$ cat flow/config.mk
export PLATFORM = sky130hd
export DESIGN_NAME = AMBA_APB
export DESIGN_NICKNAME = AMBA_APB
export VERILOG_FILES = /design/flow/design.v
export SDC_FILE = /design/flow/constraint.sdc
export NUM_CORES = 4
export LEC_CHECK = 0
export ABC_AREA = 1
export CAP_MARGIN = 40
export CORE_MARGIN = 2
export CORE_UTILIZATION = 72
export CTS_CLUSTER_SIZE = 73
export HOLD_SLACK_MARGIN = 0.29
export PLACE_DENSITY = 0.6
export SETUP_SLACK_MARGIN = 0.58
export SLEW_MARGIN = 20
$ cat flow/constraint.sdc
create_clock -name core_clock -period 2.22 [get_ports {pclk}]
set_input_delay 0.4440 -clock core_clock [delete_from_list [all_inputs] [get_ports {pclk}]]
set_output_delay 0.4440 -clock core_clock [all_outputs]
set_load 0.01 [all_outputs]
$ cat flow/design.v
module AMBA_APB(
  input logic pclk,
  input logic prst_n,
  input logic [4:0] paddr,
  input logic pselx,
  input logic penable,
  input logic pwrite,
  input logic [31:0] pwdata,
  output logic pready,
  output logic [31:0] prdata
);
  reg [31:0] mem[31:0];
  typedef enum {
    IDLE    = 0,
    SETUP   = 1,
    ACCESS  = 2,
    XXX     = 3
  } state_e;
  state_e state, next;
  always_ff @(posedge pclk or negedge prst_n)
    if (!prst_n)  state <= IDLE;
    else          state <= next;
  always_comb begin
    next = XXX;
    case (state)
      IDLE: begin
        if (pselx & !penable) next = SETUP;
        else                  next = IDLE;
      end
      SETUP: begin
        if (penable & pselx)  next = ACCESS;
      end
      ACCESS: begin
        if (pready)           next = IDLE;
        else                  next = ACCESS;
      end
      default: begin
        next = IDLE;
      end
    endcase
  end
  always_ff @(posedge pclk or negedge prst_n) begin
    if (!prst_n) begin
      pready <= 0;
      prdata <= 0;
    end
    else begin
      if (next == ACCESS) begin
        if (pwrite) begin
          mem[paddr] <= pwrite ? pwdata : mem[paddr];
        end
        else begin
          prdata     <= mem[paddr];
        end
        pready       <= 1;
      end
      else begin
        pready       <= 0;
      end
    end
  end
endmodule
$ cat flow/run.sh
#!/bin/bash
# the make line also repeats each setting of config.mk as NAME=value (left out here)
make -C /OpenROAD-flow-scripts/flow DESIGN_CONFIG=/design/flow/config.mk WORK_HOME=/design/flow/orfs CLKGATE_MAP_FILE= finish
==> results.ini, run 1 <==
[critical_path]
critical_path.endpoint = mem[11][15]
cp_data_arrival_time_ns = 2.79
crit_type = reg -> reg
path_cells = nor2_2, nor2_2, nor3_4, nand3_4, buf_12, buf_12, nor4_4, buf_6, buf_12
crit_path_start = pready
reg2reg_setup_slack_ns = -0.19
cp_max_fo = 22
path_depth = 9
crit_path_end_kind = flop
critical-path-top-delay-family = simple AND/OR/NAND/NOR gates
cp_common_cell = buf_12
slowest_stage = dfrtp_1
path_buffers = 4
r2r_end = mem[11][15]
reg2reg_from = pready
crit_required_ns = 2.60
slowest_delay_ns = 0.41
r2r_cells = 9
crit_path_start_kind = flop

[final_timing]
setup_viol = 443
clock_skew_ns = 0.04744
fin_crit_sh_pct = 108.6
layout_setup_ws_ns = -0.1920
period_minus_slack_ns = 2.412
fmax_ghz = 0.4146
final_hold_viol_count = 0
rsz0062_at_grt = yes
worst-slew-pin-transition_ns = 0.7983
slew_violations = 0
slew_headroom_pct = 46.72
whs_ns = 0.2904

[power]
maxPowerGroup = sequential cells
cellLeakagePower_nw = 20.35
pwr-share-clk_pct = 40.1
powerClk_mw = 17.4
pwr-share-comb_pct = 8.3
p_total_mw = 43.47
p_comb_mw = 3.59
p_sw_mw = 10.03
pwr_density_cell_mw_per_mm2 = 827.9
p_seq_mw = 22.5
ir_drop_mv = 1.086
power.share.sequential_pct = 51.7
p_int_mw = 33.44
sw_frac_of_total_pct = 23.07

[clocking]
cts_buffers = 100
clk_latency_ns = 0.69
cts_tree = done
clock_path_buffers = 3
cts_sinks = 1061
path_clk_slew_ns = 0.06
cts_root_buf = clkbuf_16
htree_levels = 3

[run_status]
so.violations = negative setup slack
status = finished with violations

[die]
fp_util_pct = 72.53
coreArea_mm2 = 0.05880
io_pins = 75
rows = 89
die_y_um = 247.4
dieArea_mm2 = 0.06119
die_w_um = 247.4

[yosys]
ys_types = 22
ys.flops = 1061
avgSynthCellArea_um2 = 12.15
edf_count = 1024
synth.most_common_cell = edfxtp_1
synth_top_cell_by_area = edfxtp_1
async_reset_ff_share_pct = 3.487
synth_area_mm2 = 0.04264
flop_cell = edfxtp_1
logic_family = simple AND/OR/NAND/NOR gates
yosys_area_mm2 = 0.04264
synthesis.nets = 3553
compound_area_share_pct = 0.03521
muxShareOfSynthArea_pct = 0
syn_inst = 3511
topCellsByArea = edfxtp_1 (72%), nand2_1 (7.9%), nand3_1 (5.9%)
postSynthSeqShare_pct = 74.28
common_cells = edfxtp_1 (1024), nand2_1 (903), nand3_1 (504)
yosys_warnings = 2
synthAdderAreaFrac_pct = 0
ys_cells = 3511
simple_gate_share_pct = 22.75
ys_sh_xor_pct = 0
netlist.area_leader.share_pct = 72.11

[route]
ant_nets = 0
drc = 0
vias = 33430
drt_iter0_markers = 6023
via_per_inst = 7.097
wire_per_inst_um = 30.88
first_pass_iters = 9
wl_um = 145500

[min_path]
min_path_cells = 4
hold_path_end = state[1]
worst_hold_path_type = in -> reg
worstHoldStart = pselx

[global_route]
grt_overflow_total = 0
grt_max_degree = 60
grt_pass1_wl_um = 208300
antenna_found_initial = 6
grt_pass1_vias = 32630
grtUsageTotal_pct = 47.67

[place]
dp_hpwl_um = 81440
place.gp.congestion = 0.9572
io_buffers = 74

[job]
maxCapViolCount = 0
tool_warnings = 32

[final_layout]
nets = 3898
syn2layout_area_growth_pct = 23.12
utilization_pct = 89.29

[layout make-up]
type / count / area, um2
clock inverter: 60 / 623.1
sequential: 1061 / 31680
antenna: 1 / 2.502
multi-input combinational: 2162 / 10340
fill: 2355 / 6295
tap: 773 / 967.2
inverter: 48 / 217.7
clock buffer: 123 / 2673
timing repair buffer: 483 / 6002
[layer usage]
| layer | up-vias | GRT usage, % | wire length [um] |
|---|---|---|---|
| met4 | 6 | 32.39 | 13230 |
| met3 | 926 | 14.36 | 22770 |
| met1 | 15560 | 59.29 | 43910 |
| met2 | 3571 | 72.95 | 65530 |
| met5 | - | 0.2385 | 37 |
| li1 | 13370 | - | - |
[timing repair]
| action | CTS | global route |
|---|---|---|
| resized | 159 | 14 |
| buffers inserted | 44 | 4 |
| hold endpoints to repair | 37 | 0 |
| hold buffers | 2 | 0 |
| endpoints found under the setup margin | 1089 | 1089 |
| gates cloned | 17 | 3 |
| pin swaps | 44 | 3 |
[stage by stage]
stage                     area, um2  setup TNS (ns)  setup WS [ns]  std cells
after global routing          52500          -35.60        -0.2129       4710
after detailed placement      47670         -642.66        -0.8646       4457
after CTS                     52340               0       0.002678       4703
final                         52500          -17.90        -0.1920       4711
after floorplan               43210         -381.34        -0.5720       3511
after global placement        47670         -587.71        -0.8104       4457
==> inputs of run 2 (changes only) <==
ABC_AREA = not set   (was 1)
CAP_MARGIN = 30   (was 40)
CELL_PAD_IN_SITES_DETAIL_PLACEMENT = 1   (was not set)
CELL_PAD_IN_SITES_GLOBAL_PLACEMENT = 2   (was not set)
CORE_MARGIN = 10   (was 2)
CORE_UTILIZATION = 62   (was 72)
CTS_CLUSTER_SIZE = not set   (was 73)
GPL_ROUTABILITY_DRIVEN = 0   (was not set)
GPL_TIMING_DRIVEN = 0   (was not set)
HOLD_SLACK_MARGIN = 0.09   (was 0.29)
MAX_ROUTING_LAYER = met4   (was not set)
MIN_ROUTING_LAYER = met1   (was not set)
SETUP_SLACK_MARGIN = not set   (was 0.58)
SLEW_MARGIN = 40   (was 20)
TNS_END_PERCENT = 90   (was not set)
clock period = 5.0 ns   (was 2.22 ns; I/O delays follow)
==> run 2 against run 1 <==
Now clean on timing, DRC and antenna. Sequential share of layout area grew 6.9 points. First-iteration DRC count is 8.4% higher. Worst hold slack worse by 0.050 ns.
==> results.ini, run 2 <==
[die]
fp_util_pct = 62.73
rows = 92
io_pins = 75
die_y_um = 272.9
coreArea_mm2 = 0.06320
dieArea_mm2 = 0.07446
die_w_um = 272.9

[route]
ant_nets = 0
first_pass_iters = 8
drc = 0
wl_um = 180500
wire_per_inst_um = 49.05
vias = 29910
via_per_inst = 8.127
drt_iter0_markers = 6530

[power]
p_seq_mw = 10.0
power.share.sequential_pct = 50.2
p_sw_mw = 4.834
pwr-share-clk_pct = 42.7
cellLeakagePower_nw = 16.32
maxPowerGroup = sequential cells
powerClk_mw = 8.52
sw_frac_of_total_pct = 24.22
pwr-share-comb_pct = 7.1
p_int_mw = 15.13
p_comb_mw = 1.42
ir_drop_mv = 0.4528
pwr_density_cell_mw_per_mm2 = 423.7

[final_layout]
flop_area_mm2 = 0.03168
utilization_pct = 74.55
fill_cells = 5148
logic_area_mm2 = 0.007472
nets = 2744
syn2layout_area_growth_pct = 18.83
fin_area_mm2 = 0.04711

[clocking]
cts_root_buf = clkbuf_16
cts_sinks = 1061
cts_buffers = 103
cts_hold_buf = 0
htree_levels = 3
ctsResizeCount = 0
cts_tree = done
clock_path_buffers = 3
cts_setup_buffers = 0
clk_latency_ns = 0.72
path_clk_slew_ns = 0.07

[critical_path]
crit_path_end_kind = flop
crit_required_ns = 5.41
cp_data_arrival_time_ns = 5.23
cp_max_fo = 10
path_cells = clkdlybuf4s50_1, a21oi_1, nor2_1, nor2_1, nand3_1, clkbuf_1, nor3_2, buf_2, buf_4, buf_2, buf_4
crit_type = in -> reg
r2r_cells = 10
reg2reg_setup_slack_ns = 0.52
slowest_stage = nor3_2
critical-path-top-delay-family = buffers and inverters
path_buffers = 6
crit_path_start = pselx
reg2reg_from = state[2]
critical_path.endpoint = mem[20][19]
crit_path_start_kind = primary input
slowest_delay_ns = 0.73
r2r_end = mem[20][19]
path_depth = 11

[final_timing]
fin_crit_sh_pct = 96.32
clock_skew_ns = 0.02102
rsz0062_at_grt = no
fmax_ghz = 0.2076
final_hold_viol_count = 0
setup_viol = 0
slew_headroom_pct = 30.71
whs_ns = 0.2403
period_minus_slack_ns = 4.816
worst-slew-pin-transition_ns = 1.038
slew_violations = 0
fin_tns_setup_ns = 0

[global_route]
grt_max_degree = 33
grtUsageTotal_pct = 48.86
grt_pass1_vias = 29500
grt_pass1_wl_um = 239800
antenna_found_initial = 28
grt_overflow_total = 0

[yosys]
synth.most_common_cell = edfxtp_1
synthesis.nets = 2331
postSynthSeqShare_pct = 79.90
ys.flops = 1061
yosys_area_mm2 = 0.03964
edf_count = 1024
synthAdderAreaFrac_pct = 0
muxShareOfSynthArea_pct = 0.6596
async_reset_ff_share_pct = 3.487
ys_cells = 2289
common_cells = edfxtp_1 (1024), a22oi_1 (307), and3_1 (124)
topCellsByArea = edfxtp_1 (78%), a22oi_1 (5.8%), dfrtp_1 (2.3%)
synth_area_mm2 = 0.03964
ys_types = 70
yosys_warnings = 2
flop_cell = edfxtp_1
syn_inst = 2289
logic_family = AND-OR/OR-AND gates
simple_gate_share_pct = 7.710
ys_sh_xor_pct = 0
avgSynthCellArea_um2 = 17.32
netlist.area_leader.share_pct = 77.56
synth_top_cell_by_area = edfxtp_1
compound_area_share_pct = 9.825

[place]
dp_hpwl_um = 110100
io_buffers = 73
placed_area_mm2 = 0.04339

[run_status]
status = complete, no violations

[job]
maxCapViolCount = 0
tool_warnings = 28

[min_path]
worst_hold_path_type = in -> async

## run 2: layout make-up
class,instances,area share [%]
Timing Repair Buffer,308,5.131
Buffer,134,1.604
Antenna cell,42,0.2231
Multi-Input combinational cell,1082,15.86
Clock buffer,140,6.154
Clock inverter,55,1.445
Tap cell,846,2.247
Inverter,12,0.09561
Sequential cell,1061,67.24
## run 2: per-layer routing
metal | wire length [um] | GRT usage [%] | vias to the layer above | share of wire [%]
met5 | 0 | - | - | 0
met4 | 18900 | 36.01 | 0 | 10
met3 | 33160 | 21.72 | 1306 | 18
met2 | 75310 | 68.08 | 3825 | 42
met1 | 53110 | 55.35 | 14450 | 29
li1 | - | - | 10330 | -
## run 2: per-stage QoR
step           instances  total power, mW  setup slack, ns
6_report            3680            19.96           0.1839
5_1_grt             3675            20.17           0.2580
4_1_cts             3637            19.67           0.6149
3_5_place_dp        3442            11.46          0.08030
3_3_place_gp        3208            11.37           -6.935
2_1_floorplan       2289            10.62           0.4781
==> inputs of run 3 (changes only) <==
ABC_AREA = 0   (was not set)
CAP_MARGIN = 20   (was 30)
CELL_PAD_IN_SITES_DETAIL_PLACEMENT = 0   (was 1)
CELL_PAD_IN_SITES_GLOBAL_PLACEMENT = 0   (was 2)
CORE_ASPECT_RATIO = 0.92   (was not set)
CORE_MARGIN = 2   (was 10)
CORE_UTILIZATION = 72   (was 62)
GPL_ROUTABILITY_DRIVEN = 1   (was 0)
GPL_TIMING_DRIVEN = not set   (was 0)
HOLD_SLACK_MARGIN = not set   (was 0.09)
MAX_ROUTING_LAYER = not set   (was met4)
PLACE_DENSITY = not set   (was 0.6)
PLACE_DENSITY_LB_ADDON = 0.21   (was not set)
SLEW_MARGIN = 20   (was 40)
TNS_END_PERCENT = 40   (was 90)
clock period = 2.22 ns   (was 5.0 ns; I/O delays follow)
==> run 3 against run 2 <==
Now fails the layout checks on negative setup slack. Clock skew rose by 0.011 ns. Sequential share of layout area decreased by 3.7 points. Synthesized area is the same. Power is 120% higher. Die area is 24% lower. Largest cell class unchanged.
==> results.ini, run 3 <==
[run_status]
status = finished with violations
so.violations = negative setup slack

[global_route]
grt_max_degree = 38
use_met3_pct = 25.95
use_met1_pct = 66.63
antenna_found_initial = 15
grtUsageTotal_pct = 55.35
gr-max-usage-layer = met2
grt_pass1_wl_um = 216000
met2_usage_pct = 78.04
grt_pass1_vias = 29640
grt_overflow_total = 0

[final_timing]
slew_violations = 0
fmax_ghz = 0.3761
clock_skew_ns = 0.03191
fin_crit_sh_pct = 119.8
final_hold_viol_count = 0
whs_ns = 0.4682
layout_setup_ws_ns = -0.4386
worst-slew-pin-transition_ns = 0.9491
rsz0062_at_grt = yes
slew_headroom_pct = 36.66
period_minus_slack_ns = 2.659
setup_viol = 905

[place]
placed_area_mm2 = 0.04556
dp_hpwl_um = 88790
io_buffers = 74
place.gp.congestion = 0.9675

[critical_path]
crit_path_start_kind = primary input
critical-path-top-delay-family = simple AND/OR/NAND/NOR gates
cp_common_cell = buf_4
cp_data_arrival_time_ns = 3.24
critical_path.endpoint = prdata[22]
reg2reg_from = state[2]
path_cells = buf_2, buf_4, nor2b_1, and2_1, a22oi_1, o21ai_0, nor4_2, buf_4, a21oi_1
reg2reg_setup_slack_ns = -0.44
crit_path_end_kind = flop
r2r_cells = 9
slowest_stage = nor4_2
path_buffers = 3
r2r_end = prdata[22]
slowest_delay_ns = 0.78
crit_type = in -> reg
path_depth = 9
crit_required_ns = 2.80
cp_max_fo = 10
crit_path_start = paddr[3]

[min_path]
hold_path_end = state[0]
min_path_cells = 1
worst_hold_path_type = reg -> reg
worstHoldStart = state[3]

[yosys]
yosys_warnings = 2
synth_area_mm2 = 0.03964
ys_sh_xor_pct = 0
muxShareOfSynthArea_pct = 0.6596
simple_gate_share_pct = 7.710
ys.flops = 1061
compound_area_share_pct = 9.825
common_cells = edfxtp_1 (1024), a22oi_1 (307), and3_1 (124)
synth_top_cell_by_area = edfxtp_1
ys_types = 70
flop_cell = edfxtp_1
yosys_area_mm2 = 0.03964
synthesis.nets = 2331
edf_count = 1024
logic_family = AND-OR/OR-AND gates
topCellsByArea = edfxtp_1 (78%), a22oi_1 (5.8%), dfrtp_1 (2.3%)
synth.most_common_cell = edfxtp_1
netlist.area_leader.share_pct = 77.56
ys_cells = 2289
synthAdderAreaFrac_pct = 0
postSynthSeqShare_pct = 79.90
avgSynthCellArea_um2 = 17.32
syn_inst = 2289
async_reset_ff_share_pct = 3.487

[die]
coreArea_mm2 = 0.05448
die_w_um = 248.6
fp_util_pct = 72.77
dieArea_mm2 = 0.05696
io_pins = 75
die_y_um = 229.1
rows = 82

[clocking]
path_clk_slew_ns = 0.07
clk_latency_ns = 0.70
htree_levels = 3
cts_root_buf = clkbuf_16
clock_path_buffers = 3
cts_tree = done
cts_sinks = 1061
cts_buffers = 97

[power]
p_sw_mw = 10.86
p_total_mw = 43.85
ir_drop_mv = 0.9883
p_int_mw = 33.00
p_comb_mw = 3.81
pwr_density_cell_mw_per_mm2 = 879.4
p_seq_mw = 22.5
cellLeakagePower_nw = 17.50
maxPowerGroup = sequential cells
sw_frac_of_total_pct = 24.76
pwr-share-comb_pct = 8.7
powerClk_mw = 17.5
power.share.sequential_pct = 51.4
pwr-share-clk_pct = 39.9

[route]
ant_nets = 0
wire_per_inst_um = 46.68
wl_um = 169800
first_pass_iters = 24
via_per_inst = 8.543
drc = 0
vias = 31080
drt_iter0_markers = 8019

[job]
tool_warnings = 31
maxCapViolCount = 0

[final_layout]
nets = 2873
syn2layout_area_growth_pct = 25.78
fin_area_mm2 = 0.04986

[run 3: final cells by class]
cell class                 instances  area [um2]
antenna                            8       20.02
clock buffer                     133        2683
clock inverter                    51       499.2
fill                            1611        4616
inverter                          12       45.04
multi-input combinational       1082        7843
sequential                      1061       31680
tap                              714       893.4
timing repair buffer             577        6203
[run 3: what timing repair did]
action	in CTS	in global routing
setup buffers	19	25
hold endpoints to repair	26	0
hold buffers	1	0
pin swaps	13	21
gates resized	46	47
cloned	6	12
setup endpoints to repair	975	990
[run 3: through the flow]
stage | TNS, ns | utilization [%] | setup slack, ns | std cells
finish | -82.74 | 91.53 | -0.4386 | 3638
global route | -83.87 | 91.50 | -0.3492 | 3631
CTS | -0.2015 | 90.40 | -0.07302 | 3597
detailed placement | -551.83 | 83.63 | -0.9967 | 3387
global placement | -504.33 | 83.63 | -0.9911 | 3387
floorplan | -196.31 | - | -0.2239 | 2289
[run 3: routing by layer]
| metal | vias to the layer above | wire (um) |
|---|---|---|
| met4 | 20 | 20600 |
| met5 | - | 372 |
| met1 | 14190 | 45910 |
| li1 | 10530 | - |
| met3 | 1639 | 35030 |
| met2 | 4709 | 67900 |
==> inputs of run 4 (changes only) <==
CELL_PAD_IN_SITES_GLOBAL_PLACEMENT = 1   (was 0)
CORE_UTILIZATION = 70   (was 72)
PLACE_DENSITY = 0.62   (was not set)
PLACE_DENSITY_LB_ADDON = not set   (was 0.21)
SETUP_SLACK_MARGIN = 0.56   (was not set)
clock period = 2.03 ns   (was 2.22 ns; I/O delays follow)
==> run 4 against run 3 <==
Still fails the layout checks on negative setup slack. Cell area rose by 0.67%. Sequential share of layout area decreased by 0.42 points. Combinational power up 12%. Non-clock buffer count did not move. Core utilization is 1.7 points lower. Worst hold slack gained 0.018 ns. Setup slack gained 0.11 ns. Largest cell class unchanged.
==> results.ini, run 4 <==
[critical_path]
path_depth = 8
r2r_cells = 8
r2r_end = prdata[5]
path_buffers = 2
path_cells = nor3b_4, buf_4, o221ai_4, nor2_2, buf_6, nand4_1, nor4_1, a21oi_1
crit_type = reg -> reg
crit_path_start_kind = flop
crit_path_end_kind = flop
crit_required_ns = 2.59
crit_path_start = state[2]
reg2reg_setup_slack_ns = -0.33
slowest_delay_ns = 0.47
slowest_stage = dfrtp_2
critical-path-top-delay-family = simple AND/OR/NAND/NOR gates
reg2reg_from = state[2]
cp_max_fo = 6
cp_data_arrival_time_ns = 2.92
critical_path.endpoint = prdata[5]

[clocking]
cts_tree = done
clock_path_buffers = 3
cts_buffers = 97
htree_levels = 3
clk_latency_ns = 0.70
cts_root_buf = clkbuf_16
cts_sinks = 1061
path_clk_slew_ns = 0.07

[power]
p_total_mw = 47.37
pwr-share-comb_pct = 9.0
maxPowerGroup = sequential cells
powerClk_mw = 18.5
p_comb_mw = 4.25
p_int_mw = 35.89
cellLeakagePower_nw = 17.57
ir_drop_mv = 1.215
pwr-share-clk_pct = 39.0
pwr_density_cell_mw_per_mm2 = 943.7
p_seq_mw = 24.7
sw_frac_of_total_pct = 24.24
power.share.sequential_pct = 52.1
p_sw_mw = 11.48

[yosys]
ys_sh_xor_pct = 0
synthesis.nets = 2331
postSynthSeqShare_pct = 79.90
topCellsByArea = edfxtp_1 (78%), a22oi_1 (5.8%), dfrtp_1 (2.3%)
ys.flops = 1061
simple_gate_share_pct = 7.710
syn_inst = 2289
synthAdderAreaFrac_pct = 0
logic_family = AND-OR/OR-AND gates
ys_cells = 2289
flop_cell = edfxtp_1
edf_count = 1024
yosys_warnings = 2
compound_area_share_pct = 9.825
common_cells = edfxtp_1 (1024), a22oi_1 (307), and3_1 (124)
synth_area_mm2 = 0.03964
yosys_area_mm2 = 0.03964
async_reset_ff_share_pct = 3.487
ys_types = 70
netlist.area_leader.share_pct = 77.56
muxShareOfSynthArea_pct = 0.6596
avgSynthCellArea_um2 = 17.32
synth_top_cell_by_area = edfxtp_1
synth.most_common_cell = edfxtp_1

[final_timing]
final_hold_viol_count = 0
setup_viol = 1076
worst-slew-pin-transition_ns = 0.8987
fmax_ghz = 0.4244
fin_crit_sh_pct = 116.1
layout_setup_ws_ns = -0.3265
slew_violations = 0
period_minus_slack_ns = 2.357
clock_skew_ns = 0.02096
rsz0062_at_grt = yes
slew_headroom_pct = 39.96

[die]
die_y_um = 232.3
fp_util_pct = 70.96
coreArea_mm2 = 0.05587
die_w_um = 252.1
rows = 83
dieArea_mm2 = 0.05856
io_pins = 75

[global_route]
use_met1_pct = 64.29
grt_pass1_wl_um = 204200
antenna_found_initial = 11
grt_max_degree = 38
gr-max-usage-layer = met2
grtUsageTotal_pct = 51.25
use_met3_pct = 20.66
met2_usage_pct = 74.14
grt_pass1_vias = 28230
grt_overflow_total = 0

[place]
io_buffers = 74
place_inst = 3388
place.gp.congestion = 0.9755
dp_hpwl_um = 87340

[min_path]
worst_hold_path_type = in -> reg
hold_path_end = state[1]
worstHoldStart = pselx
min_path_cells = 3

[route]
drc = 0
vias = 29890
first_pass_iters = 12
via_per_inst = 8.202
wl_um = 161100
ant_nets = 0
wire_per_inst_um = 44.21
drt_iter0_markers = 7452

[final_layout]
fin_cells = 3644
nets = 2873
syn2layout_area_growth_pct = 26.62

[run_status]
so.violations = negative setup slack
status = finished with violations

[job]
tool_warnings = 34
maxCapViolCount = 0

==> run 4: per-layer routing <==
layer / vias up / routed length [um]
met5: - / 163
met1: 13890 / 45040
met4: 14 / 16630
met2: 4106 / 66620
li1: 10550 / -
met3: 1333 / 32640
==> run 4: area by class of cell <==
type,count,area [um2]
Antenna cell,9,22.52
Clock buffer,134,2636
Timing Repair Buffer,577,6470
Fill cell,1893,5673
Clock inverter,47,452.9
Sequential cell,1061,31680
Inverter,12,45.04
Tap cell,722,903.4
Multi-Input combinational cell,1082,7990
==> run 4: stage by stage <==
stage	cell area [um2]	hold slack, ns	setup WS (ns)	utilization (%)	setup TNS [ns]
after floorplan	40080	0.1104	-0.4139	-	-384.45
after global placement	45630	0.4309	-1.031	81.67	-648.06
after detailed placement	45630	0.4636	-1.041	81.67	-694.90
after CTS	49350	0.4823	-0.1798	88.32	-84.97
after global routing	50180	0.5137	-0.3441	89.82	-168.95
final	50200	0.4866	-0.3265	89.85	-164.52
==> run 4: what timing repair did <==
action	CTS	global route
pin swaps	19	24
endpoints found under the hold margin	19	0
setup endpoints to repair	1089	1089
resized	68	50
setup buffers	17	28
gates cloned	7	13
hold buffers	1	0
==> inputs of run 5 (changes only) <==
ABC_AREA = not set   (was 0)
CELL_PAD_IN_SITES_DETAIL_PLACEMENT = not set   (was 0)
CELL_PAD_IN_SITES_GLOBAL_PLACEMENT = not set   (was 1)
CORE_ASPECT_RATIO = not set   (was 0.92)
CORE_UTILIZATION = 66   (was 70)
GPL_ROUTABILITY_DRIVEN = not set   (was 1)
MIN_ROUTING_LAYER = not set   (was met1)
PLACE_DENSITY = 0.6   (was 0.62)
SETUP_SLACK_MARGIN = not set   (was 0.56)
TNS_END_PERCENT = not set   (was 40)
clock period = 2.0 ns   (was 2.03 ns; I/O delays follow)
==> run 5 against run 4 <==
Still fails the layout checks on negative setup slack. Count of clock-buffer cells in the layout shrank 2. Via count is 4.9% lower. First-iteration DRC count is 20% lower. Critical path depth increased by 1. Cell count grew 3.3%. Non-clock buffer count rose by 66. Cell area grew 3.1%. Register-to-register slack lost 0.34 ns. Power grew 2.9%.
==> results.ini, run 5 <==
[run_status]
status = finished with violations
so.violations = negative setup slack

[route]
via_per_inst = 7.550
drc = 0
wl_um = 152900
ant_nets = 0
route.met2.wl_um = 66680
first_pass_iters = 8
wire_per_inst_um = 40.60
drt_iter0_markers = 5950
wl_met1_um = 46500
routed.top_layer = met5
met3_wirelength_um = 27490
vias = 28440

[final_layout]
fill_cells = 2388
fin_cells = 3766
flop_area_mm2 = 0.03168
syn2layout_area_growth_pct = 30.51
fin_area_mm2 = 0.05174
utilization_pct = 87.33
logic_area_mm2 = 0.007879
nets = 2943

[critical_path]
slowest_stage = nor3_4
r2r_end = mem[6][14]
critical_path.endpoint = mem[6][14]
slowest_delay_ns = 0.56
crit_path_end_kind = flop
path_cells = nor3b_2, nor2_2, nor2_4, nand3_4, buf_6, nor3_4, buf_12, buf_4, buf_16
path_buffers = 4
reg2reg_from = state[2]
critical-path-top-delay-family = simple AND/OR/NAND/NOR gates
path_depth = 9
crit_type = reg -> reg
crit_path_start_kind = flop
reg2reg_setup_slack_ns = -0.67
crit_required_ns = 2.38
r2r_cells = 9
crit_path_start = state[2]
cp_max_fo = 7
cp_data_arrival_time_ns = 3.05

[power]
pwr-share-comb_pct = 8.2
cellLeakagePower_nw = 18.26
p_seq_mw = 25.0
power.share.sequential_pct = 51.2
p_comb_mw = 4.00
sw_frac_of_total_pct = 22.89
pwr_density_cell_mw_per_mm2 = 941.9
ir_drop_mv = 0.9152
p_total_mw = 48.73
maxPowerGroup = sequential cells
p_sw_mw = 11.15
p_int_mw = 37.58
powerClk_mw = 19.8
pwr-share-clk_pct = 40.6

[die]
fp_util_pct = 66.92
rows = 89
dieArea_mm2 = 0.06204
coreArea_mm2 = 0.05924
die_w_um = 249.1
die_y_um = 249.1
io_pins = 75

[final_timing]
fin_crit_sh_pct = 133.3
final_hold_viol_count = 0
slew_violations = 0
layout_setup_ws_ns = -0.6653
clock_skew_ns = 0.02915
fmax_ghz = 0.3752
setup_viol = 1066
whs_ns = 0.4119
rsz0062_at_grt = yes
worst-slew-pin-transition_ns = 0.8601
slew_headroom_pct = 42.66
fin_tns_setup_ns = -221.74
period_minus_slack_ns = 2.665

[clocking]
clk_latency_ns = 0.70
clock_path_buffers = 3
cts_root_buf = clkbuf_16
cts_tree = done
cts_sinks = 1061
htree_levels = 3
cts_buffers = 101
path_clk_slew_ns = 0.06

[min_path]
worst_hold_path_type = in -> reg
worstHoldStart = pselx
hold_path_end = state[3]
min_path_cells = 2

[place]
dp_hpwl_um = 87340
placed_area_mm2 = 0.04600
io_buffers = 74
place_inst = 3456
place.gp.congestion = 0.9465
pre_cts_ws_ns = -1.016

[yosys]
ys_sh_xor_pct = 0
synthesis.nets = 2331
muxShareOfSynthArea_pct = 0.6596
simple_gate_share_pct = 7.710
flop_cell = edfxtp_1
topCellsByArea = edfxtp_1 (78%), a22oi_1 (5.8%), dfrtp_1 (2.3%)
synth_area_mm2 = 0.03964
synth.most_common_cell = edfxtp_1
common_cells = edfxtp_1 (1024), a22oi_1 (307), and3_1 (124)
synth_top_cell_by_area = edfxtp_1
ys.flops = 1061
logic_family = AND-OR/OR-AND gates
ys_cells = 2289
async_reset_ff_share_pct = 3.487
syn_inst = 2289
netlist.area_leader.share_pct = 77.56
avgSynthCellArea_um2 = 17.32
edf_count = 1024
synthAdderAreaFrac_pct = 0
postSynthSeqShare_pct = 79.90
ys_types = 70
compound_area_share_pct = 9.825
yosys_warnings = 2
yosys_area_mm2 = 0.03964

[global_route]
grt_pass1_vias = 27190
grt_pass1_wl_um = 198700
antenna_found_initial = 6
grt_overflow_total = 0
grtUsageTotal_pct = 46.42
grt_max_degree = 38

[job]
maxCapViolCount = 0
tool_warnings = 32

[run 5: area by class of cell]
| cell class | count | area share (%) |
|---|---|---|
| tap | 773 | 1.869 |
| antenna | 5 | 0.02418 |
| clock inverter | 58 | 1.347 |
| inverter | 12 | 0.08706 |
| clock buffer | 132 | 5.168 |
| timing repair buffer | 643 | 15.05 |
| sequential | 1061 | 61.23 |
| multi-input combinational | 1082 | 15.23 |
[run 5: metal layers]
layer  up-vias  track usage (%)
met2      3257            68.80
met4         3            28.76
met5         -                0
li1      10670                -
met1     13710            60.21
met3       796            15.48
[run 5: what timing repair did]
| action | in CTS | in global routing |
|---|---|---|
| endpoints found under the hold margin | 36 | 0 |
| buffers inserted | 41 | 29 |
| pin swaps | 12 | 20 |
| hold buffers | 1 | 0 |
| setup endpoints to repair | 1045 | 1083 |
| resized | 60 | 62 |
| cloned | 19 | 36 |
==> inputs of run 6 (changes only) <==
ABC_AREA = 0   (was not set)
CELL_PAD_IN_SITES_DETAIL_PLACEMENT = 2   (was not set)
CELL_PAD_IN_SITES_GLOBAL_PLACEMENT = 1   (was not set)
CORE_ASPECT_RATIO = 1.65   (was not set)
CORE_MARGIN = 6   (was 2)
CORE_UTILIZATION = 64   (was 66)
CTS_CLUSTER_SIZE = 82   (was not set)
GPL_ROUTABILITY_DRIVEN = 1   (was not set)
GPL_TIMING_DRIVEN = 1   (was not set)
HOLD_SLACK_MARGIN = 0.12   (was not set)
MAX_ROUTING_LAYER = met4   (was not set)
MIN_ROUTING_LAYER = met2   (was not set)
PLACE_DENSITY = 0.67   (was 0.6)
SETUP_SLACK_MARGIN = -0.2   (was not set)
TNS_END_PERCENT = 35   (was not set)
clock period = 2.18 ns   (was 2.0 ns; I/O delays follow)
==> run 6 against run 5 <==
The flow now stops in 3_5_place_dp. Synthesized area did not move. Synthesized cell count stayed put. Die area grew 10%.
==> results.ini, run 6 <==
[yosys]
compound_area_share_pct = 9.825
ys.flops = 1061
avgSynthCellArea_um2 = 17.32
common_cells = edfxtp_1 (1024), a22oi_1 (307), and3_1 (124)
syn_inst = 2289
muxShareOfSynthArea_pct = 0.6596
ys_cells = 2289
flop_cell = edfxtp_1
synth_area_mm2 = 0.03964
synth.most_common_cell = edfxtp_1
logic_family = AND-OR/OR-AND gates
ys_sh_xor_pct = 0
netlist.area_leader.share_pct = 77.56
synthesis.nets = 2331
async_reset_ff_share_pct = 3.487
ys_types = 70
postSynthSeqShare_pct = 79.90
synthAdderAreaFrac_pct = 0
yosys_area_mm2 = 0.03964
simple_gate_share_pct = 7.710
edf_count = 1024
topCellsByArea = edfxtp_1 (78%), a22oi_1 (5.8%), dfrtp_1 (2.3%)
synth_top_cell_by_area = edfxtp_1
yosys_warnings = 2

[run_status]
firstError = Error: detail_place.tcl, 38 bad optional access
stop_stage = 3_5_place_dp
status = did not finish

[place]
place.gp.congestion = 1.093
io_buffers = 74

[die]
die_y_um = 331.7
dieArea_mm2 = 0.06825
fp_util_pct = 65.03
coreArea_mm2 = 0.06096
io_pins = 75
die_w_um = 205.8
rows = 116

run 6: per-stage QoR:
step / instances / setup WS [ns] / total power [mW] / cell area, um2
3_3_place_gp: 3465 / -0.9404 / 26.64 / 45920
2_1_floorplan: 2289 / -0.3834 / 24.42 / 40040
==> inputs of run 7 (changes only) <==
ABC_AREA = 1   (was 0)
CAP_MARGIN = 0   (was 20)
CELL_PAD_IN_SITES_DETAIL_PLACEMENT = not set   (was 2)
CELL_PAD_IN_SITES_GLOBAL_PLACEMENT = not set   (was 1)
CORE_ASPECT_RATIO = 0.5   (was 1.65)
CORE_MARGIN = 2   (was 6)
CORE_UTILIZATION = 72   (was 64)
CTS_CLUSTER_DIAMETER = 172   (was not set)
CTS_CLUSTER_SIZE = 10   (was 82)
GPL_ROUTABILITY_DRIVEN = not set   (was 1)
GPL_TIMING_DRIVEN = not set   (was 1)
HOLD_SLACK_MARGIN = not set   (was 0.12)
MAX_ROUTING_LAYER = not set   (was met4)
MIN_ROUTING_LAYER = not set   (was met2)
PLACE_DENSITY = 0.39   (was 0.67)
SETUP_SLACK_MARGIN = not set   (was -0.2)
TNS_END_PERCENT = not set   (was 35)
clock period = 2.03 ns   (was 2.18 ns; I/O delays follow)
==> run 7 against run 6 <==
Now fails the layout checks on negative setup slack. Synthesized area rose by 7.6%. Die area fell by 10%. Synthesized cell count rose by 53%.
==> results.ini, run 7 <==
[power]
p_seq_mw = 24.6
p_sw_mw = 11.15
ir_drop_mv = 1.034
sw_frac_of_total_pct = 23.51
p_comb_mw = 3.97
p_int_mw = 36.28
pwr-share-comb_pct = 8.4
pwr-share-clk_pct = 39.8
maxPowerGroup = sequential cells
pwr_density_cell_mw_per_mm2 = 891.2
powerClk_mw = 18.9
cellLeakagePower_nw = 20.80
power.share.sequential_pct = 51.8

[yosys]
synthesis.nets = 3553
simple_gate_share_pct = 22.75
flop_cell = edfxtp_1
yosys_area_mm2 = 0.04264
ys_sh_xor_pct = 0
synth.most_common_cell = edfxtp_1
syn_inst = 3511
netlist.area_leader.share_pct = 72.11
synthAdderAreaFrac_pct = 0
compound_area_share_pct = 0.03521
synth_area_mm2 = 0.04264
common_cells = edfxtp_1 (1024), nand2_1 (903), nand3_1 (504)
topCellsByArea = edfxtp_1 (72%), nand2_1 (7.9%), nand3_1 (5.9%)
ys.flops = 1061
postSynthSeqShare_pct = 74.28
edf_count = 1024
muxShareOfSynthArea_pct = 0
ys_types = 22
avgSynthCellArea_um2 = 12.15
async_reset_ff_share_pct = 3.487
ys_cells = 3511
logic_family = simple AND/OR/NAND/NOR gates
yosys_warnings = 2
synth_top_cell_by_area = edfxtp_1

[global_route]
use_met1_pct = 60.38
grt_overflow_total = 0
antenna_found_initial = 4
grt_pass1_vias = 31220
gr-max-usage-layer = met2
grt_pass1_wl_um = 194200
use_met3_pct = 11.61
grt_max_degree = 46
grtUsageTotal_pct = 43.58
met2_usage_pct = 64.72

[critical_path]
r2r_cells = 11
critical_path.endpoint = mem[4][23]
crit_type = reg -> reg
path_cells = inv_1, nor2_2, nor2_2, nor3_4, nand3_4, buf_16, buf_4, nor4_4, buf_4, buf_4, buf_12
path_depth = 11
critical-path-top-delay-family = buffers and inverters
r2r_end = mem[4][23]
cp_common_cell = buf_4
crit_path_start_kind = flop
crit_required_ns = 2.43
path_buffers = 6
cp_data_arrival_time_ns = 2.68
reg2reg_from = state[1]
cp_max_fo = 14
crit_path_end_kind = flop
reg2reg_setup_slack_ns = -0.26
slowest_delay_ns = 0.37
crit_path_start = state[1]
slowest_stage = dfrtp_1

[final_timing]
clock_skew_ns = 0.02889
period_minus_slack_ns = 2.289
layout_setup_ws_ns = -0.2590
rsz0062_at_grt = yes
final_hold_viol_count = 0
worst-slew-pin-transition_ns = 0.6776
setup_viol = 998
fin_crit_sh_pct = 112.8
slew_violations = 0
fmax_ghz = 0.4369
fin_tns_setup_ns = -111.15
whs_ns = 0.3923
slew_headroom_pct = 54.78

[place]
place.gp.congestion = 0.8954
place_inst = 4496
placed_area_mm2 = 0.04811
io_buffers = 74
dp_hpwl_um = 78150

[clocking]
clk_latency_ns = 0.69
cts_sinks = 1061
cts_root_buf = clkbuf_16
path_clk_slew_ns = 0.05
cts_buffers = 116
clock_path_buffers = 3
cts_tree = done
htree_levels = 3

[job]
tool_warnings = 32
maxCapViolCount = 0

[die]
io_pins = 75
die_y_um = 176.1
dieArea_mm2 = 0.06131
fp_util_pct = 72.42
die_w_um = 348.2
coreArea_mm2 = 0.05888
rows = 63

[final_layout]
logic_area_mm2 = 0.01030
nets = 3981
fin_area_mm2 = 0.05322
fin_cells = 4779
syn2layout_area_growth_pct = 24.81
flop_area_mm2 = 0.03168
fill_cells = 2172

[min_path]
worstHoldStart = pselx
min_path_cells = 4
worst_hold_path_type = in -> reg
hold_path_end = state[3]

[route]
first_pass_iters = 6
ant_nets = 0
vias = 33600
drt_iter0_markers = 6864
wl_um = 146000
drc = 0
wire_per_inst_um = 30.55
via_per_inst = 7.032

[run_status]
so.violations = negative setup slack
status = finished with violations

[run 7: cell type report]
class / instances / share of cell area [%]
Inverter: 48 / 0.3832
Multi-Input combinational cell: 2162 / 19.35
Clock inverter: 5 / 0.1176
Antenna cell: 3 / 0.01411
Tap cell: 780 / 1.834
Sequential cell: 1061 / 59.53
Timing Repair Buffer: 550 / 12.86
Clock buffer: 170 / 5.915
[run 7: timing repair]
action | in CTS | in global routing
resized | 55 | 102
setup endpoints to repair | 723 | 1014
buffers inserted | 24 | 39
hold buffers | 1 | 0
cloned | 10 | 32
endpoints found under the hold margin | 36 | 0
pin swaps | 14 | 13
[run 7: metrics by stage]
stage | utilization, % | setup slack [ns] | power, mW
2_1_floorplan | - | -0.7240 | 26.24
3_3_place_gp | 81.71 | -0.7975 | 28.55
3_5_place_dp | 81.71 | -0.8469 | 28.61
4_1_cts | 88.09 | -0.1185 | 46.81
5_1_grt | 90.37 | -0.3586 | 48.15
6_report | 90.38 | -0.2590 | 47.43
[run 7: metal layers]
| layer | vias to the layer above | share of wire (%) | routed length (um) |
|---|---|---|---|
| li1 | 13530 | - | - |
| met1 | 15770 | 32 | 46750 |
| met2 | 3627 | 43 | 63180 |
| met3 | 679 | 18 | 26960 |
| met4 | 6 | 6.2 | 9051 |
| met5 | - | 0.023 | 34 |
==> inputs of run 8 (changes only) <==
CAP_MARGIN = 20   (was 0)
CORE_ASPECT_RATIO = not set   (was 0.5)
CTS_CLUSTER_DIAMETER = 370   (was 172)
CTS_CLUSTER_SIZE = 16   (was 10)
PLACE_DENSITY = 0.6   (was 0.39)
SETUP_SLACK_MARGIN = -0.15   (was not set)
clock period = 2.02 ns   (was 2.03 ns; I/O delays follow)
==> run 8 against run 7 <==
Still fails the layout checks on negative setup slack. Critical path depth unchanged. Routed wire length decreased by 1.4%. Setup slack got worse by 0.0027 ns. Cell area fell by 4.3%. Flip-flop count stayed put. Sequential power barely moved. First-iteration DRC count fell by 14%. Sequential share of layout area up 2.7 points. Worst hold slack worse by 0.33 ns. Via count shrank 2.5%. Global-route usage is 2.9 points higher. Critical endpoint is now mem[29][23].
==> results.ini, run 8 <==
[run_status]
status = finished with violations
so.violations = negative setup slack

[clocking]
cts_hold_buf = 0
cts_sinks = 1061
cts_buffers = 76
path_clk_slew_ns = 0.07
cts_root_buf = clkbuf_16
clock_path_buffers = 3
clk_latency_ns = 0.65
htree_levels = 3
cts_tree = done

[die]
die_w_um = 247.4
dieArea_mm2 = 0.06119
io_pins = 75
rows = 89
coreArea_mm2 = 0.05880
fp_util_pct = 72.53
die_y_um = 247.4

[critical_path]
critical-path-top-delay-family = buffers and inverters
reg2reg_from = state[1]
path_cells = clkdlybuf4s50_1, buf_4, inv_8, nor2_1, nand2_1, inv_2, nor3_4, nand3_4, buf_12, nor4_4, buf_6
reg2reg_setup_slack_ns = -0.24
path_depth = 11
crit_path_start = pselx
slowest_stage = nor4_4
crit_path_end_kind = flop
path_buffers = 6
crit_path_start_kind = primary input
slowest_delay_ns = 0.47
critical_path.endpoint = mem[29][23]
crit_required_ns = 2.35
crit_type = in -> reg
cp_data_arrival_time_ns = 2.61
r2r_cells = 8
cp_max_fo = 24
r2r_end = mem[29][23]

[route]
drt_iter0_markers = 5900
wire_per_inst_um = 31.03
first_pass_iters = 8
diodes = 0
wl_um = 144000
ant_nets = 0
drc = 0
via_per_inst = 7.058
vias = 32750

[yosys]
ys_cells = 3511
netlist.area_leader.share_pct = 72.11
flop_cell = edfxtp_1
syn_inst = 3511
async_reset_ff_share_pct = 3.487
ys_sh_xor_pct = 0
compound_area_share_pct = 0.03521
common_cells = edfxtp_1 (1024), nand2_1 (903), nand3_1 (504)
synth_area_mm2 = 0.04264
ys_types = 22
synth_top_cell_by_area = edfxtp_1
avgSynthCellArea_um2 = 12.15
synthesis.nets = 3553
muxShareOfSynthArea_pct = 0
synth.most_common_cell = edfxtp_1
topCellsByArea = edfxtp_1 (72%), nand2_1 (7.9%), nand3_1 (5.9%)
synthAdderAreaFrac_pct = 0
edf_count = 1024
simple_gate_share_pct = 22.75
yosys_area_mm2 = 0.04264
yosys_warnings = 2
postSynthSeqShare_pct = 74.28
logic_family = simple AND/OR/NAND/NOR gates
ys.flops = 1061

[power]
pwr_density_cell_mw_per_mm2 = 846.5
p_comb_mw = 3.96
powerClk_mw = 14.5
p_int_mw = 33.00
ir_drop_mv = 1.020
sw_frac_of_total_pct = 23.41
power.share.sequential_pct = 57.2
p_seq_mw = 24.7
p_sw_mw = 10.09
pwr-share-clk_pct = 33.6
cellLeakagePower_nw = 19.62
pwr-share-comb_pct = 9.2
maxPowerGroup = sequential cells

[global_route]
grt_pass1_wl_um = 200900
grt_overflow_total = 0
grt_pass1_vias = 31190
grtUsageTotal_pct = 46.43
grt_max_degree = 72
antenna_found_initial = 0

[final_layout]
syn2layout_area_growth_pct = 19.38
nets = 3868
fin_cells = 4640
utilization_pct = 86.58

[final_timing]
setup_viol = 1059
fin_tns_setup_ns = -161.58
layout_setup_ws_ns = -0.2617
slew_violations = 0
fin_crit_sh_pct = 113.0
rsz0062_at_grt = yes
clock_skew_ns = 0.02924
final_hold_viol_count = 0
fmax_ghz = 0.4383
slew_headroom_pct = 54.38
worst-slew-pin-transition_ns = 0.6843
period_minus_slack_ns = 2.282

[place]
place.gp.congestion = 0.9357
io_buffers = 74
place_inst = 4481
dp_hpwl_um = 85610

[min_path]
worst_hold_path_type = in -> async

[job]
tool_warnings = 35
maxCapViolCount = 0

run 8: repair_timing:
action,4_1_cts,5_1_grt
resized,17,23
cloned,5,8
pin swaps,10,8
setup buffers,9,18
endpoints found under the setup margin,676,955
hold endpoints to repair,0,0
run 8: layer usage:
layer,global-route usage [%],share of wire (%)
met1,60.07,31
met2,69.31,44
met3,11.96,16
met4,33.46,9.0
met5,0,0
run 8: per-stage QoR:
step	hold WS (ns)	area (um2)	setup WS, ns	power [mW]
3_3_place_gp	0.4224	48030	-0.8701	28.66
3_5_place_dp	0.4659	48030	-0.9026	28.75
4_1_cts	0.03495	50470	-0.2194	42.71
2_1_floorplan	0.1084	43250	-0.7320	26.38
5_1_grt	0.06748	50910	-0.3275	43.85
6_report	0.06646	50910	-0.2617	43.09
run 8: final cells by class:
class	instances	area (um2)
well taps	773	967.2
inverters	48	203.9
clock buffers	114	2108
flip-flops and latches	1061	31680
clock inverters	5	66.31
repair buffers	477	5550
multi-input cells	2162	10330
fillers	2659	7890
==> inputs of run 9 (changes only) <==
CELL_PAD_IN_SITES_DETAIL_PLACEMENT = 0   (was not set)
CELL_PAD_IN_SITES_GLOBAL_PLACEMENT = 1   (was not set)
CORE_ASPECT_RATIO = 0.56   (was not set)
CORE_UTILIZATION = 70   (was 72)
CTS_CLUSTER_DIAMETER = not set   (was 370)
CTS_CLUSTER_SIZE = 72   (was 16)
GPL_ROUTABILITY_DRIVEN = 1   (was not set)
MIN_ROUTING_LAYER = met1   (was not set)
PLACE_DENSITY = not set   (was 0.6)
SETUP_SLACK_MARGIN = not set   (was -0.15)
TNS_END_PERCENT = 40   (was not set)
clock period = 1.95 ns   (was 2.02 ns; I/O delays follow)
==> run 9 against run 8 <==
Still fails the layout checks on negative setup slack. Critical path depth down 2. First-iteration DRC count up 8.2%. Synthesized cell count unchanged. Largest cell class unchanged. Largest power group unchanged.
==> results.ini, run 9 <==
[critical_path]
r2r_cells = 9
reg2reg_setup_slack_ns = -0.46
crit_path_start_kind = flop
crit_path_start = state[2]
crit_path_end_kind = flop
critical_path.endpoint = mem[26][18]
cp_data_arrival_time_ns = 2.78
path_depth = 9
slowest_stage = dfrtp_1
path_cells = nand2_1, inv_2, nor3_4, clkbuf_16, nand3_4, clkbuf_16, nor4_4, buf_6, clkbuf_16
crit_type = reg -> reg
crit_required_ns = 2.32
critical-path-top-delay-family = buffers and inverters
slowest_delay_ns = 0.40
cp_max_fo = 6
reg2reg_from = state[2]
r2r_end = mem[26][18]
cp_common_cell = clkbuf_16
path_buffers = 5

[die]
fp_util_pct = 71.04
die_w_um = 333.8
coreArea_mm2 = 0.06002
io_pins = 75
die_y_um = 188.7
dieArea_mm2 = 0.06299
rows = 67

[global_route]
grt_pass1_wl_um = 199900
grt_overflow_total = 0
grtUsageTotal_pct = 43.93
grt_max_degree = 76
grt_pass1_vias = 31030
antenna_found_initial = 0

[final_layout]
fill_cells = 2604
fin_area_mm2 = 0.05229
nets = 3907
syn2layout_area_growth_pct = 22.62

[yosys]
synth_area_mm2 = 0.04264
flop_cell = edfxtp_1
syn_inst = 3511
yosys_warnings = 2
ys_types = 22
ys_cells = 3511
synth_top_cell_by_area = edfxtp_1
ys_sh_xor_pct = 0
ys.flops = 1061
logic_family = simple AND/OR/NAND/NOR gates
compound_area_share_pct = 0.03521
edf_count = 1024
muxShareOfSynthArea_pct = 0
simple_gate_share_pct = 22.75
synthAdderAreaFrac_pct = 0
synth.most_common_cell = edfxtp_1
async_reset_ff_share_pct = 3.487
netlist.area_leader.share_pct = 72.11
avgSynthCellArea_um2 = 12.15
yosys_area_mm2 = 0.04264
topCellsByArea = edfxtp_1 (72%), nand2_1 (7.9%), nand3_1 (5.9%)
postSynthSeqShare_pct = 74.28
synthesis.nets = 3553
common_cells = edfxtp_1 (1024), nand2_1 (903), nand3_1 (504)

[clocking]
clk_latency_ns = 0.66
clock_path_buffers = 3
cts_buffers = 88
cts_root_buf = clkbuf_16
htree_levels = 3
path_clk_slew_ns = 0.07
cts_tree = done
cts_sinks = 1061

[final_timing]
slew_violations = 0
rsz0062_at_grt = yes
whs_ns = 0.4579
worst-slew-pin-transition_ns = 1.123
setup_viol = 1060
clock_skew_ns = 0.01911
layout_setup_ws_ns = -0.4581
final_hold_viol_count = 0
slew_headroom_pct = 25.08
fin_crit_sh_pct = 123.5
fmax_ghz = 0.4153
period_minus_slack_ns = 2.408

[power]
pwr-share-comb_pct = 8.9
p_comb_mw = 4.21
p_seq_mw = 25.6
p_sw_mw = 11.10
ir_drop_mv = 0.9445
power.share.sequential_pct = 54.0
maxPowerGroup = sequential cells
sw_frac_of_total_pct = 23.44
pwr_density_cell_mw_per_mm2 = 905.6
pwr-share-clk_pct = 37.1
p_int_mw = 36.25
cellLeakagePower_nw = 20.25
powerClk_mw = 17.5

[min_path]
min_path_cells = 3
hold_path_end = state[1]
worst_hold_path_type = in -> reg
worstHoldStart = pselx

[route]
via_per_inst = 6.948
drt_iter0_markers = 6381
wl_um = 143300
drc = 0
ant_nets = 0
first_pass_iters = 7
vias = 32860
wire_per_inst_um = 30.30

[place]
place.gp.congestion = 0.9311
pre_cts_ws_ns = -1.169
placed_area_mm2 = 0.04826
io_buffers = 74
dp_hpwl_um = 84470

[run_status]
status = finished with violations
so.violations = negative setup slack

[job]
maxCapViolCount = 0
tool_warnings = 32

==> run 9: cell type report <==
class,count,area (um2),area share [%]
sequential,1061,31680,60.58
multi-input combinational,2163,10300,19.69
timing repair buffer,503,6355,12.15
clock buffer,124,2471,4.726
tap,793,992.2,1.898
clock inverter,36,301.5,0.5767
inverter,48,191.4,0.3661
antenna,1,2.502,0.004786
==> run 9: what timing repair did <==
item,CTS,global route
gates resized,30,89
hold endpoints to repair,28,0
endpoints found under the setup margin,1089,1088
gates cloned,2,25
hold buffers,1,0
pin swaps,6,6
setup buffers,11,21
==> run 9: layer usage <==
metal / share of wire, % / vias to the layer above / global-route usage, % / routed length (um)
li1: - / 13380 / - / -
met1: 34 / 15450 / 62.71 / 48800
met2: 42 / 3446 / 62.83 / 60510
met3: 18 / 578 / 14.07 / 25950
met4: 5.5 / 4 / 19.79 / 7861
met5: 0.11 / - / 0 / 163
==> run 9: stage by stage <==
stage               cells  utilization (%)  total power, mW  setup TNS [ns]
floorplan            3511                -            27.29         -743.98
global placement     4508            80.40            29.85         -835.27
detailed placement   4508            80.40            29.93         -889.81
CTS                  4682            85.41            46.93         -281.19
global route         4728            87.11            48.10         -434.19
finish               4729            87.11            47.35         -361.54
==> inputs of run 10 (changes only) <==
ABC_AREA = not set   (was 1)
CELL_PAD_IN_SITES_DETAIL_PLACEMENT = not set   (was 0)
CELL_PAD_IN_SITES_GLOBAL_PLACEMENT = not set   (was 1)
CORE_ASPECT_RATIO = not set   (was 0.56)
CORE_UTILIZATION = 67   (was 70)
CTS_CLUSTER_DIAMETER = 172   (was not set)
CTS_CLUSTER_SIZE = not set   (was 72)
GPL_ROUTABILITY_DRIVEN = not set   (was 1)
MIN_ROUTING_LAYER = not set   (was met1)
PLACE_DENSITY = 0.6   (was not set)
TNS_END_PERCENT = not set   (was 40)
clock period = 3.29 ns   (was 1.95 ns; I/O delays follow)
==> run 10 against run 9 <==
The run now finishes clean. Critical path depth did not move. Cell area fell by 10%. Setup slack improved by 0.86 ns. Critical endpoint is now prdata[25]. Via count fell by 22%. Clock skew fell by 0.0030 ns.
==> results.ini, run 10 <==
[die]
die_w_um = 247.3
rows = 89
io_pins = 75
die_y_um = 247.3
dieArea_mm2 = 0.06113
fp_util_pct = 67.43
coreArea_mm2 = 0.05880

[final_layout]
fill_cells = 3102
nets = 2620
syn2layout_area_growth_pct = 18.18
utilization_pct = 79.68
fin_cells = 3436
fin_area_mm2 = 0.04685
flop_area_mm2 = 0.03168
logic_area_mm2 = 0.007579

[power]
p_int_mw = 22.49
p_total_mw = 28.85
pwr-share-clk_pct = 40.4
p_sw_mw = 6.354
powerClk_mw = 11.7
cellLeakagePower_nw = 15.77
pwr-share-comb_pct = 6.9
p_seq_mw = 15.2
pwr_density_cell_mw_per_mm2 = 615.7
maxPowerGroup = sequential cells
power.share.sequential_pct = 52.7
ir_drop_mv = 0.6510
p_comb_mw = 1.99
sw_frac_of_total_pct = 22.03

[global_route]
antenna_found_initial = 4
grtUsageTotal_pct = 43.57
grt_overflow_total = 0
grt_pass1_wl_um = 181400
grt_max_degree = 38
grt_pass1_vias = 24760

[final_timing]
slew_headroom_pct = 18.33
slew_violations = 0
period_minus_slack_ns = 2.884
worst-slew-pin-transition_ns = 1.222
fin_crit_sh_pct = 87.66
clock_skew_ns = 0.01613
whs_ns = 0.1934
fmax_ghz = 0.3467
setup_viol = 0
final_hold_viol_count = 0
rsz0062_at_grt = no

[yosys]
netlist.area_leader.share_pct = 77.56
common_cells = edfxtp_1 (1024), a22oi_1 (307), and3_1 (124)
avgSynthCellArea_um2 = 17.32
ys_cells = 2289
simple_gate_share_pct = 7.710
synth_top_cell_by_area = edfxtp_1
flop_cell = edfxtp_1
ys_types = 70
synth.most_common_cell = edfxtp_1
edf_count = 1024
logic_family = AND-OR/OR-AND gates
topCellsByArea = edfxtp_1 (78%), a22oi_1 (5.8%), dfrtp_1 (2.3%)
syn_inst = 2289
async_reset_ff_share_pct = 3.487
synth_area_mm2 = 0.03964
ys_sh_xor_pct = 0
ys.flops = 1061
muxShareOfSynthArea_pct = 0.6596
yosys_area_mm2 = 0.03964
compound_area_share_pct = 9.825
postSynthSeqShare_pct = 79.90
synthAdderAreaFrac_pct = 0
synthesis.nets = 2331
yosys_warnings = 2

[critical_path]
r2r_cells = 7
path_buffers = 3
reg2reg_from = state[2]
critical-path-top-delay-family = simple AND/OR/NAND/NOR gates
cp_data_arrival_time_ns = 3.42
slowest_stage = a2111oi_0
critical_path.endpoint = prdata[25]
cp_common_cell = buf_4
path_cells = buf_2, buf_4, and3b_1, and3_1, a2111oi_0, buf_4, nand3_1, nor4_1, o21ai_1
crit_path_end_kind = flop
crit_type = in -> reg
crit_required_ns = 3.82
path_depth = 9
crit_path_start_kind = primary input
reg2reg_setup_slack_ns = 0.65
slowest_delay_ns = 0.78
crit_path_start = paddr[0]
cp_max_fo = 17
r2r_end = mem[23][21]

[route]
routed.top_layer = met4
wl_met1_um = 43150
wl_um = 130300
met3_wirelength_um = 20650
drt_iter0_markers = 5108
drc = 0
ant_nets = 0
route.met2.wl_um = 58780
wire_per_inst_um = 37.93
via_per_inst = 7.506
vias = 25790
first_pass_iters = 8

[clocking]
cts_sinks = 1061
cts_buffers = 100
clk_latency_ns = 0.67
clock_path_buffers = 3
ctsResizeCount = 0
cts_hold_buf = 0
cts_setup_buffers = 0
cts_root_buf = clkbuf_16
cts_tree = done
htree_levels = 3
path_clk_slew_ns = 0.06

[job]
maxCapViolCount = 0
tool_warnings = 30

[place]
place_inst = 3249
placed_area_mm2 = 0.04352
dp_hpwl_um = 79600
io_buffers = 74
place.gp.congestion = 0.9190

[min_path]
worst_hold_path_type = in -> async

[run_status]
status = complete, no violations

run 10: routing by layer:
metal | GRT usage (%) | up-vias
met1 | 60.55 | 12760
met5 | 0 | -
met3 | 11.69 | 495
met4 | 21.50 | 0
li1 | - | 10010
met2 | 64.85 | 2526
run 10: per-stage QoR:
| step | worst slack (ns) | setup TNS [ns] |
|---|---|---|
| 2_1_floorplan | -0.8413 | -486.75 |
| 3_3_place_gp | -0.04493 | -0.04493 |
| 3_5_place_dp | -0.1796 | -0.1796 |
| 4_1_cts | 0.4987 | 0 |
| 5_1_grt | 0.3637 | 0 |
| 6_report | 0.4059 | 0 |
run 10: area by class of cell:
class / count / area share (%)
Multi-Input combinational cell: 1082 / 16.18
Clock inverter: 56 / 1.327
Inverter: 12 / 0.09614
Sequential cell: 1061 / 67.61
Timing Repair Buffer: 321 / 6.944
Antenna cell: 1 / 0.005341
Clock buffer: 130 / 5.776
Tap cell: 773 / 2.064
==> inputs of run 11 (changes only) <==
ABC_AREA = 1   (was not set)
CAP_MARGIN = 0   (was 20)
CORE_UTILIZATION = 72   (was 67)
CTS_CLUSTER_SIZE = 10   (was not set)
SETUP_SLACK_MARGIN = 0.24   (was not set)
clock period = 2.23 ns   (was 3.29 ns; I/O delays follow)
==> run 11 against run 10 <==
The layout now fails its checks (negative setup slack). Die area about the same. Worst hold slack improved by 0.21 ns. Global-route usage is 6.0 points higher. Cell count grew 40%. Critical path depth did not move. First-iteration DRC count is 67% higher. Sequential power rose by 47%. Critical path type is now reg -> reg. Setup slack lost 0.67 ns. Largest cell class unchanged. Via count increased by 44%. Clock skew is 0.052 ns higher. Count of clock-buffer cells in the layout rose by 49.
==> results.ini, run 11 <==
[run_status]
status = finished with violations
so.violations = negative setup slack

[power]
maxPowerGroup = sequential cells
sw_frac_of_total_pct = 24.88
p_comb_mw = 3.68
pwr-share-clk_pct = 40.5
p_seq_mw = 22.4
power.share.sequential_pct = 51.1
pwr-share-comb_pct = 8.4
powerClk_mw = 17.8
cellLeakagePower_nw = 21.05
p_int_mw = 32.94
p_sw_mw = 10.91
pwr_density_cell_mw_per_mm2 = 810.4
ir_drop_mv = 0.8055

[yosys]
muxShareOfSynthArea_pct = 0
yosys_area_mm2 = 0.04264
synth_top_cell_by_area = edfxtp_1
ys_cells = 3511
compound_area_share_pct = 0.03521
topCellsByArea = edfxtp_1 (72%), nand2_1 (7.9%), nand3_1 (5.9%)
flop_cell = edfxtp_1
ys_types = 22
avgSynthCellArea_um2 = 12.15
ys_sh_xor_pct = 0
edf_count = 1024
synthAdderAreaFrac_pct = 0
common_cells = edfxtp_1 (1024), nand2_1 (903), nand3_1 (504)
yosys_warnings = 2
syn_inst = 3511
synth.most_common_cell = edfxtp_1
synthesis.nets = 3553
netlist.area_leader.share_pct = 72.11
async_reset_ff_share_pct = 3.487
ys.flops = 1061
synth_area_mm2 = 0.04264
postSynthSeqShare_pct = 74.28
logic_family = simple AND/OR/NAND/NOR gates
simple_gate_share_pct = 22.75

[die]
dieArea_mm2 = 0.06119
io_pins = 75
rows = 89
coreArea_mm2 = 0.05880
die_y_um = 247.4
fp_util_pct = 72.53
die_w_um = 247.4

[clocking]
htree_levels = 3
clock_path_buffers = 3
cts_tree = done
cts_sinks = 1061
clk_latency_ns = 0.78
cts_buffers = 116
cts_root_buf = clkbuf_16
path_clk_slew_ns = 0.06

[global_route]
grt_pass1_vias = 33530
use_met1_pct = 60.67
gr-max-usage-layer = met2
grt_overflow_total = 0
met2_usage_pct = 73.65
grtUsageTotal_pct = 49.62
grt_pass1_wl_um = 215100
grt_max_degree = 59
use_met3_pct = 16.73
antenna_found_initial = 10

[critical_path]
critical-path-top-delay-family = simple AND/OR/NAND/NOR gates
slowest_delay_ns = 0.40
cp_data_arrival_time_ns = 2.92
crit_required_ns = 2.65
r2r_end = mem[15][30]
slowest_stage = dfrtp_1
reg2reg_from = pready
path_cells = nor2_4, nor2_4, nor3_4, nand3_4, buf_16, buf_12, nor4_4, buf_6, buf_12
crit_type = reg -> reg
path_buffers = 4
crit_path_end_kind = flop
reg2reg_setup_slack_ns = -0.27
cp_max_fo = 9
crit_path_start = pready
path_depth = 9
critical_path.endpoint = mem[15][30]
r2r_cells = 9
crit_path_start_kind = flop

[route]
ant_nets = 0
wire_per_inst_um = 36.93
drt_iter0_markers = 8514
wl_um = 177700
via_per_inst = 7.700
vias = 37050
drc = 0
first_pass_iters = 15

[final_timing]
layout_setup_ws_ns = -0.2686
slew_headroom_pct = 46.93
fmax_ghz = 0.4002
rsz0062_at_grt = yes
slew_violations = 0
clock_skew_ns = 0.06833
setup_viol = 889
period_minus_slack_ns = 2.499
fin_crit_sh_pct = 112.0
worst-slew-pin-transition_ns = 0.7931
final_hold_viol_count = 0

[place]
pre_cts_ws_ns = -0.8833
place_inst = 4456
io_buffers = 74
place.gp.congestion = 0.9667
dp_hpwl_um = 80870

[job]
tool_warnings = 32
maxCapViolCount = 0

[final_layout]
fin_cells = 4812
syn2layout_area_growth_pct = 26.89
nets = 4007

[min_path]
worst_hold_path_type = in -> async

-- run 11: metal layers --
layer / wire, um / up-vias
met5: 300 / -
met1: 47560 / 16840
li1: - / 13580
met4: 21460 / 16
met3: 35010 / 1705
met2: 73390 / 4917
-- run 11: cell type report --
cell class,count,area [um2]
Inverter,48,197.7
Multi-Input combinational cell,2162,10330
Fill cell,1815,4687
Antenna cell,6,15.01
Sequential cell,1061,31680
Clock inverter,7,108.9
Timing Repair Buffer,576,7649
Clock buffer,179,3161
Tap cell,773,967.2
-- run 11: per-stage QoR --
stage / setup TNS (ns) / instance area [um2] / util [%] / hold WS, ns / total power, mW
final: -101.26 / 54110 / 92.03 / 0.4009 / 43.85
after global routing: -113.43 / 54090 / 92.00 / 0.4222 / 44.24
after CTS: -0.9693 / 52750 / 89.72 / 0.4038 / 42.49
after detailed placement: -661.73 / 47470 / 80.74 / 0.4380 / 25.84
after global placement: -587.32 / 47470 / 80.74 / 0.4185 / 25.77
after floorplan: -374.69 / 43210 / - / 0.1504 / 23.89
-- run 11: repair_timing --
item | 4_1_cts | 5_1_grt
buffers inserted | 62 | 29
setup endpoints to repair | 1089 | 1083
hold endpoints to repair | 36 | 0
gates resized | 162 | 69
hold buffers | 1 | 0
gates cloned | 35 | 37
pin swaps | 18 | 18
Power is estimated from default activity; no workload was simulated.
